== job 1896 ==
==> flow/design.v <==
module pwm #(
    parameter step = 10000
)(
    input logic clk, 
    input logic rst,
    input integer duty_cycle,  
    output logic pwm_out
);
    integer pwm_on;
    localparam integer scalar = step/100;
    int pwm_count;
    logic switch;
    always_ff @(posedge clk) begin
        if (rst) begin
            pwm_on <= 0;
            pwm_count <= 0;
            switch <= 0;
        end
        else begin
        pwm_on <= duty_cycle*scalar;
        if (duty_cycle >= 99 || duty_cycle <= 1) begin
            if (duty_cycle >= 99) begin
                switch <= 0;
            end
            if (duty_cycle <= 1) begin
                switch <= 1;
            end
        end
        else begin
            if (pwm_count > pwm_on - 1) begin
                switch <= 1;
                if (pwm_count > step - 1) begin
                    pwm_count <= 0;
                    switch <= 0;
                end
                else begin
                    pwm_count <= pwm_count + 1;
                end
            end
            else begin
                pwm_count <= pwm_count + 1;
            end
        end
        end
    end
    assign pwm_out = (switch) ? 1'b1 : 1'b0;
endmodule
module ramp #(
    parameter step = 2000000,  
    parameter [0:6] steps = 7'b0011100,  
    parameter int n_steps = $bits(steps)
)(
    input logic clk,
    input logic rst,
    output int pwm_value
);
    integer stage;  
    integer count;  
    integer pwm_count;  
    localparam integer substep = step / 100;
    function automatic integer rate(input integer i);
        integer next;
        integer current;
        begin
            if (i < n_steps - 1) next = steps[i + 1] ? 100 : 0;
            else next = steps[0] ? 100 : 0;
            current = steps[i] ? 100 : 0;
            rate = (next - current) / 100;
        end
    endfunction
    integer stage_rate;
    always_comb begin
        stage_rate = 0;
        for (int i = 0; i < n_steps; i++)
            if (stage == i) stage_rate = rate(i);
    end
    always_ff @(posedge clk) begin
        if (rst) begin
            stage <= 0;
            count <= 0;
            pwm_count <= 0;
            if (steps[0]) pwm_value <= 100;
            else pwm_value <= 0;
        end
        else begin
        pwm_count <= pwm_count + 1;
        if (pwm_count == substep - 1) begin
            pwm_value <= pwm_value + stage_rate;
            pwm_count <= 0;
        end
        count <= count + 1;  
        if (count == step) begin
            count <= 0;  
            if (stage < n_steps - 1) begin
                stage <= stage + 1;
            end 
            else begin
                stage <= 0;
                if (steps[0]) pwm_value <= 100;
                else pwm_value <= 0;
            end
        end
        end
    end
endmodule
module top(
    input logic clk,
    input logic rst,
    output logic    RGB_G,
    output logic    RGB_R,
    output logic    RGB_B
);
    logic red_out;
    integer red;
    logic green_out;
    integer green;
    logic blue_out;
    integer blue;
    ramp #(
        .steps (7'b1100011)
    )
    u1 (
        .clk (clk),
        .rst (rst),
        .pwm_value (red)
    );
    ramp #(
        .steps (7'b0111000)
    )
    u2 (
            .clk (clk),
            .rst (rst),
            .pwm_value (green)
        );
    ramp #(
        .steps (7'b0001110)
    )
    u3 (
        .clk (clk),
        .rst (rst),
        .pwm_value (blue)
    );
    pwm u4 (
        .clk (clk),
        .rst (rst),
        .duty_cycle (red),
        .pwm_out (red_out)
    );
    assign RGB_R = red_out;
    pwm u5 (
        .clk (clk),
        .rst (rst),
        .duty_cycle (green),
        .pwm_out (green_out)
    );
    assign RGB_G = green_out;
    pwm u6 (
        .clk (clk),
        .rst (rst),
        .duty_cycle (blue),
        .pwm_out (blue_out)
    );
    assign RGB_B = blue_out;
endmodule
make LEC_CHECK=0 ABC_AREA=0 CAP_MARGIN=20 CORE_ASPECT_RATIO=0.71 CORE_MARGIN=2 CORE_UTILIZATION=72 CTS_CLUSTER_SIZE=97 PLACE_DENSITY_LB_ADDON=0.02 SETUP_SLACK_MARGIN=1.23 SLEW_MARGIN=20 TNS_END_PERCENT=75 finish   # period 4.31 ns
run.sh (not shown) runs the stock make flow with config.mk's settings and CLKGATE_MAP_FILE=.
No crash in job 1896: every stage finished, but the layout fails its final checks due to setup timing.
Modified inputs, job 3837 compared to job 1896
- clearing CTS_CLUSTER_SIZE, which used to be 97
- clearing ABC_AREA, which used to be 0
- clearing TNS_END_PERCENT, which used to be 75
- clearing CORE_ASPECT_RATIO, which used to be 0.71
- clearing SETUP_SLACK_MARGIN, which used to be 1.23
- swapping 0.02 for 0.26 in PLACE_DENSITY_LB_ADDON
- swapping 4.31 for 4.17 in the clock period (ns, I/O delays scaled along)
==> comparison <==
- [job 3837] flow finished | final checks: failed | reasons: setup timing
- The slew of the pin with the lowest slew margin of job 3837 is lower than that of job 1896.
- Job 3837 gives less utilization than job 1896 did.
- Diff job 1896 -> job 3837 | total number of vias | down by a little under 10%
- Against job 1896, job 3837 comes in 2.3 points higher on final worst-path cycle share.
- The setup slack of job 3837 was inferior to that of job 1896.
> inputs changed (job 3837 -> job 3010)
- PLACE_DENSITY_LB_ADDON: 0.26 -> unset
- CORE_UTILIZATION: 72 -> 40
- the clock period (ns, I/O delays scaled along): 4.17 -> 4.81
[summary]
Job 3010 | stages: all done | timing, DRC, antenna: all pass. Summary: register-to-register slack, job 3010 better than job 3837. Comparing job 3837 against job 3010, there is no change at all in fraction of the mapped netlist area in simple logic gates. When job 3010 is set beside job 3837, its non-clock buffer area fraction after layout turns out to be 1.8 points smaller. Cmp job 3837 and job 3010 / minimum period implied by the final worst setup slack / lower: job 3837. In the reports for job 3837 and job 3010, the larger met3 wirelength from detailed routing belongs to job 3837. Relative to job 3837, the worst path required time of job 3010 is higher by 0.63 ns. Compared to job 3837, job 3010 has proportion of power drawn by the clock network 3.6 points higher. Lower total power goes to job 3010 over job 3837.
The following lists how job 8883 was set up differently from job 3010:
- changing CORE_UTILIZATION from 40 to 35
- changing the clock period (ns, I/O delays scaled along) from 4.81 to 10.0
==> results <==
- In the flow results for job 8883 and job 3010, the core occupancy in the finished layout is smaller on job 8883.
- Between job 8883 and job 3010, the total via count after detailed routing does not differ in any meaningful way.
- Compared to job 3010, job 8883 shows a wider setup margin.
- Job 8883 against job 3010: core area went up about 14%; slew at the pin with the worst max-slew slack higher; number of DRC markers after the initial detailed-route iteration decreased by 304 relative to the old numbers; layout overhead on the synthesized area decreased by 0.55 points relative to the old numbers; total power has decreased.
Input-level comparison between job 7155 and job 8883:
- putting ABC_AREA at 0 where nothing was set
- swapping 20 for 5 in SLEW_MARGIN
- putting MIN_ROUTING_LAYER at met2 where nothing was set
- putting CTS_CLUSTER_DIAMETER at 60 where nothing was set
- putting GPL_TIMING_DRIVEN at 1 where nothing was set
- putting HOLD_SLACK_MARGIN at 0.27 where nothing was set
- putting SETUP_SLACK_MARGIN at 0.59 where nothing was set
- swapping 35 for 28 in CORE_UTILIZATION
- putting MAX_ROUTING_LAYER at met5 where nothing was set
- swapping 20 for 35 in CAP_MARGIN
- putting CORE_ASPECT_RATIO at 0.96 where nothing was set
- putting PLACE_DENSITY_LB_ADDON at 0.06 where nothing was set
Findings:
- | area used by multi-input combinational logic | job 7155 vs job 8883 | ≈ equal |
- Job 7155 has first-pass GRT wire length above what job 8883 had.
- Going from job 8883 to job 7155, sequential-cell power consumption roughly the same, fmax now larger, count of clock-buffer cells in the layout increased by about 24% relative to the old numbers, full die area picked up an extra 29000 um^2, signal arrival time at the worst endpoint picked up an extra 0.06 ns.
- Row fraction of area in registers: job 7155 lower / job 8883 higher
- Clock share of power (lower): job 8883
- Pin slew with the least headroom to its limit (higher): job 8883
- Job 8883 reports its top layer reached by signal wires as met5 while job 7155 reports met4.
[inputs] job 1964 vs job 7155
- CORE_ASPECT_RATIO: 0.96 -> unset
- SETUP_SLACK_MARGIN: 0.59 -> unset
- MIN_ROUTING_LAYER: met2 -> unset
- CORE_UTILIZATION: 28 -> 65
- SLEW_MARGIN: 5 -> 20
- PLACE_DENSITY_LB_ADDON: 0.06 -> unset
- ABC_AREA: 0 -> unset
- HOLD_SLACK_MARGIN: 0.27 -> unset
- MAX_ROUTING_LAYER: met5 -> unset
- GPL_TIMING_DRIVEN: 1 -> unset
- CAP_MARGIN: 35 -> 20
- CTS_CLUSTER_DIAMETER: 60 -> unset
- the clock period (ns, I/O delays scaled along): 10.0 -> 4.94
==> results <==
In the flow results for job 1964 and job 7155, the worst setup slack is smaller on job 1964.
Between job 1964 and job 7155, count of inserted tapcells is higher for job 7155, job 1964 comes in under that.
Sort job 1964 and job 7155 by final non-filler cell area, ascending, and job 1964 comes first.
Power is estimated from default activity; no workload was simulated.
